==> inputs of run a <==
==> flow/design.v (excerpt) <==
module path_math
    (input [11:0] location,  
     input [11:0] target,  
     input [4:0] current_orientation,  
     input clock,
     input enable,
     input reset,
     output reg done,
	  output reg [4:0] needed_orientation,  
     output reg [11:0] move_command);
clock: 10.1 ns
lec_check: 0
abc_area: 1
cap_margin: 20
cell_pad_in_sites_detail_placement: 0
core_aspect_ratio: 1.07
core_margin: 2
core_utilization: 16
cts_cluster_diameter: 328
gpl_routability_driven: 0
gpl_timing_driven: 1
max_routing_layer: met4
place_density_lb_addon: 0.27
setup_slack_margin: -0.87
slew_margin: 35
tns_end_percent: 15
run.sh (not shown) runs the stock make flow with config.mk's settings and CLKGATE_MAP_FILE=.
==> inputs of run b, as changes to run a <==
Settings changed: ABC_AREA 1 to default, CAP_MARGIN 20 to 15, CELL_PAD_IN_SITES_DETAIL_PLACEMENT 0 to default, CORE_ASPECT_RATIO 1.07 to default, CORE_UTILIZATION 16 to 72, CTS_CLUSTER_DIAMETER 328 to 256, GPL_ROUTABILITY_DRIVEN 0 to default, GPL_TIMING_DRIVEN 1 to default, HOLD_SLACK_MARGIN from default to -0.07, MAX_ROUTING_LAYER met4 to default, PLACE_DENSITY_LB_ADDON 0.27 to default, SETUP_SLACK_MARGIN -0.87 to -0.73, SLEW_MARGIN 35 to 40, TNS_END_PERCENT 15 to default.
==> flow/constraint.sdc (replaced) <==
create_clock -name core_clock -period 7.29 [get_ports {clock}]
set_input_delay 1.4580 -clock core_clock [delete_from_list [all_inputs] [get_ports {clock}]]
set_output_delay 1.4580 -clock core_clock [all_outputs]
set_load 0.01 [all_outputs]
==> inputs of run c, as changes to run a <==
Settings changed: ABC_AREA 1 to default, CELL_PAD_IN_SITES_DETAIL_PLACEMENT 0 to default, CORE_ASPECT_RATIO 1.07 to default, CORE_UTILIZATION 16 to 72, CTS_CLUSTER_DIAMETER 328 to default, GPL_ROUTABILITY_DRIVEN 0 to default, GPL_TIMING_DRIVEN 1 to default, PLACE_DENSITY_LB_ADDON 0.27 to 0.02, SETUP_SLACK_MARGIN -0.87 to 2.74, SLEW_MARGIN 35 to 20, TNS_END_PERCENT 15 to default.
==> flow/constraint.sdc (replaced) <==
create_clock -name core_clock -period 9.6 [get_ports {clock}]
set_input_delay 1.9200 -clock core_clock [delete_from_list [all_inputs] [get_ports {clock}]]
set_output_delay 1.9200 -clock core_clock [all_outputs]
set_load 0.01 [all_outputs]
==> summary.txt <==
impl run done, here's what came out: Final Max Tran Viols 3, layout violations max-capacitance violations, max-slew violations, negative setup slack, max-cap violations 1, Setup violations, final 6, outcome finished with violations, cell mode on critical path fa_1, Layout area overhead 18.6%, AO/OA Area Share 0.132, post-route setup slack -488 ps
The numbers above come from run c.

==> summary.txt <==
impl run done, here's what came out: outcome finished with violations, layout violations negative setup slack, Layout area overhead 18.8%, AO/OA Area Share 0.132, Final Max Tran Viols 0, Setup violations, final 24, post-route setup slack -1280 ps, max-cap violations 0, pre-CTS setup slack -2460 ps
The numbers above come from run b.

==> summary.txt <==
impl run done, here's what came out: max-cap violations 0, outcome timing/DRC/antenna clean, Setup violations, final 0, Layout area overhead 15.7%, cell mode on critical path inv_1, AO/OA Area Share 0.101, Yosys Warn Count 5, Final Max Tran Viols 0
The numbers above come from run a.



==> v13: inputs <==
Starting RTL as in the previous note.
export LEC_CHECK = 0
export ABC_AREA = 1
export CAP_MARGIN = 20
export CELL_PAD_IN_SITES_DETAIL_PLACEMENT = 2
export CELL_PAD_IN_SITES_GLOBAL_PLACEMENT = 3
export CORE_ASPECT_RATIO = 0.64
export CORE_MARGIN = 10
export CORE_UTILIZATION = 46
export CTS_CLUSTER_DIAMETER = 117
export CTS_CLUSTER_SIZE = 16
export GPL_TIMING_DRIVEN = 0
export HOLD_SLACK_MARGIN = 0.06
export MAX_ROUTING_LAYER = met4
export SETUP_SLACK_MARGIN = 3.22
export SLEW_MARGIN = 20
export TNS_END_PERCENT = 30
create_clock -name core_clock -period 12.0 [get_ports {clock}]
==> v19: changes against v13 <==
==> flow/config.mk (replaced) <==
export PLATFORM = sky130hd
export DESIGN_NAME = path_math
export DESIGN_NICKNAME = path_math
export VERILOG_FILES = /design/flow/design.v
export SDC_FILE = /design/flow/constraint.sdc
export NUM_CORES = 4
export LEC_CHECK = 0
export CAP_MARGIN = 20
export CORE_MARGIN = 2
export CORE_UTILIZATION = 40
export SLEW_MARGIN = 20
==> v26: changes against v13 <==
==> flow/config.mk (replaced) <==
export PLATFORM = sky130hd
export DESIGN_NAME = path_math
export DESIGN_NICKNAME = path_math
export VERILOG_FILES = /design/flow/design.v
export SDC_FILE = /design/flow/constraint.sdc
export NUM_CORES = 4
export LEC_CHECK = 0
export ABC_AREA = 1
export CAP_MARGIN = 15
export CORE_MARGIN = 2
export CORE_UTILIZATION = 71
export CTS_CLUSTER_SIZE = 76
export SETUP_SLACK_MARGIN = 0.18
export SLEW_MARGIN = 20
==> flow/constraint.sdc (replaced) <==
create_clock -name core_clock -period 7.68 [get_ports {clock}]
set_input_delay 1.5360 -clock core_clock [delete_from_list [all_inputs] [get_ports {clock}]]
set_output_delay 1.5360 -clock core_clock [all_outputs]
set_load 0.01 [all_outputs]
==> results <==
	v13	v26	v19
Placed instance area	-	0.0488 sq mm	0.0431 sq mm
Non-clk bufs	-	723	106
First-pass iteration count of the detailed router	-	17	5
Run status	aborted with a tool error	failed layout checks	complete, no violations
Failing step	global placement (3_3_place_gp)	-	-
Reasons for failing layout checks	-	negative setup slack	-
Multi-input gates	-	3935	3116
Required time at the endpoint of the critical path	-	7.99 ns	12.33 ns
Clock sink count	-	291	291
Buffering overhead	-	10.9%	2.10%
Final max-slew violation count	-	0	0
Buffering stage count on the worst path with inverters included	-	9	6
H-tree level count	-	1	1
Fraction of area in registers	-	13.9%	16.7%
Final routed wirelength across all metal layers	-	160000 um	103000 um
Min Hold Slack	-	0.419 ns	0.456 ns
Busiest grt layer	-	met2	met2
Clk root buf	-	clkbuf_16	clkbuf_16
Multi-input gate share of total cell area	-	62.1%	67.3%
Drt wl/cell	-	22.4 um	17.7 um
